juniper:
==> flow/design.v (excerpt) <==
module openNocTop #(parameter X=2,Y=2,data_width=32, x_size=1, y_size=1,total_width=(x_size+y_size+data_width),sw_no=X*Y)
(
input wire clk,
input wire rstn,
input wire [(X*Y)-1:0] r_valid_pe,
input wire [(total_width*X*Y)-1:0] r_data_pe,
output wire [(X*Y)-1:0] r_ready_pe,
output wire [(X*Y)-1:0] w_valid_pe,
output wire [(total_width*X*Y)-1:0] w_data_pe
);
wire  r_ready_r[X*Y-1:0];
wire  r_ready_t[X*Y-1:0];
wire  r_valid_l[X*Y-1:0];
wire  r_valid_b[X*Y-1:0];
wire  w_ready_l[X*Y-1:0];
wire  w_ready_b[X*Y-1:0];
wire  w_valid_r[X*Y-1:0];
wire  w_valid_t[X*Y-1:0];
wire [total_width-1:0]  w_data_r[X*Y-1:0];
wire [total_width-1:0]  w_data_t[X*Y-1:0];
generate
genvar x, y; 
for (x=0;x<X;x=x+1) begin:xs
   for (y=0; y<Y; y=y+1) begin:ys
      if(x==0 & y==0)
	     begin: instnce
		     nbyn #(.x_coord(x),.y_coord(y),.X(X),.Y(Y),.data_width(data_width), .x_size(x_size), .y_size(y_size),.total_width(total_width))
			   nbyn_instance(
			         .clk(clk), 
			         .rstn(rstn),     
                     .i_ready_r(r_ready_r[(y*X)+x]),    
			         .i_ready_t(r_ready_t[(y*X)+x]), 
					 .i_valid_l(w_valid_r[(y*X)+x+X-1]),
					 .i_valid_b(w_valid_t[(y*X)+x+(Y-1)*X]), 
					 .i_valid_pe(r_valid_pe[x+X*y:x+X*y]),
					 .o_ready_l(r_ready_r[(y*X)+x+X-1]),	 
					 .o_ready_b(r_ready_t[(y*X)+x+(Y-1)*X]), 
                     .o_ready_pe(r_ready_pe[x+X*y:x+X*y]),					 
					 .o_valid_r(w_valid_r[y*X+x]),
					 .o_valid_t(w_valid_t[y*X+x]), 
					 .o_valid_pe(w_valid_pe[x+X*y:x+X*y]),
					 .i_data_l(w_data_r[(y*X)+x+X-1]),	
                     .i_data_b(w_data_t[(y*X)+x+(Y-1)*X]), 
                     .o_data_r(w_data_r[y*X+x]),
                     .o_data_t(w_data_t[y*X+x]), 
					 .i_data_pe(r_data_pe[(total_width*x)+(total_width*X*y)+:total_width]),
  ...
Settings: LEC_CHECK=0, CAP_MARGIN=20, CORE_MARGIN=2, CORE_UTILIZATION=40, SLEW_MARGIN=20; clock period 3.94 ns.
run.sh (not shown) runs the stock make flow with config.mk's settings and CLKGATE_MAP_FILE=.
juniper: no failed stages, no open violations at the end
> inputs changed (juniper -> fjord)
- swapping 3.94 for 4.3 in the clock period (ns, I/O delays scaled along)
==> results <==
fjord | stages: all done | timing, DRC, antenna: all pass. Ratio of final minimum period to clock period in fjord is 5.5 points lower than in juniper. Reported for fjord and juniper, post-cts hold buffer count turned out identical to the last digit. Layout clock buffer count (fjord over juniper): decrease, 1.5%. Re met1 usage: fjord and juniper aren't equal, and the higher value belongs to fjord. Diff juniper -> fjord: worst reg-to-reg path cell count up 1; fraction of power consumed by the clock network flat; pin slew with the least headroom to its limit down 0.038 ns. Diff juniper -> fjord: total power per unit cell area fell by about 9%; worst-case setup margin in the final layout rose by 0.27 ns; critical path depth fell by 1.
[inputs] nickel vs fjord
- setting ABC_AREA to 1 for the first time
- setting TNS_END_PERCENT to 80 for the first time
- setting SETUP_SLACK_MARGIN to -0.39 for the first time
- setting GPL_TIMING_DRIVEN to 1 for the first time
- setting CORE_ASPECT_RATIO to 0.85 for the first time
- setting CELL_PAD_IN_SITES_DETAIL_PLACEMENT to 0 for the first time
- setting CTS_CLUSTER_SIZE to 94 for the first time
- changing CORE_UTILIZATION from 40 to 58
- changing the clock period (ns, I/O delays scaled along) from 4.3 to 3.42
## What came out
Layout checks on nickel: not met. Flow itself completed; violations: negative setup slack. nickel — pin slew with the least headroom to its limit 0.28 ns lower, fjord as reference. Diff nickel and fjord: peak fanout along the critical path lower in nickel. [compare] base=fjord new=nickel: mean number of vias per cell fell 5.5%; post-route core utilization up 19 points; count of clock-buffer cells in the layout shows a reduction of 6. Number of combinational gates with multiple inputs up about 100% in nickel wrt fjord. Power share of the sequential group for nickel: 5.4 points down relative to fjord. Final routed wire length divided by cell count in nickel is 8.2 um lower than in fjord. Going from fjord to nickel, setup slack shrank by 0.66 ns, total wire length after detailed routing has increased, wire length of the first global-routing pass has increased.
Changes in indigo relative to nickel:
- changing CTS_CLUSTER_SIZE from 94 to 46
- changing CORE_UTILIZATION from 58 to 64
- changing SETUP_SLACK_MARGIN from -0.39 to 0.42
- changing ABC_AREA from 1 to 0
- changing the clock period (ns, I/O delays scaled along) from 3.42 to 2.22
## What came out
- Taking nickel as the reference, in indigo die boundary width decreased 46 um; detailed-placement wirelength estimate down about 24%; area after synthesis decreased 24%; pre-placement core utilization rose by 5.9 points.
- Status(indigo) = ERROR, stage = global routing (5_1_grt)
- Count of buffers added by post-CTS timing repair for setup: indigo higher than nickel
- In the tables for nickel and indigo, cell count in the Yosys report reads higher with nickel.
- nickel → indigo: share of synthesized area spent on multiplexers went up 3.5 points, placer congestion estimate grew by about 7%, die size has decreased.
- Looking at area reported by Yosys stat, indigo sits about 24% below nickel.
Power figures rest on the tool's default switching activity, not on a simulated workload.
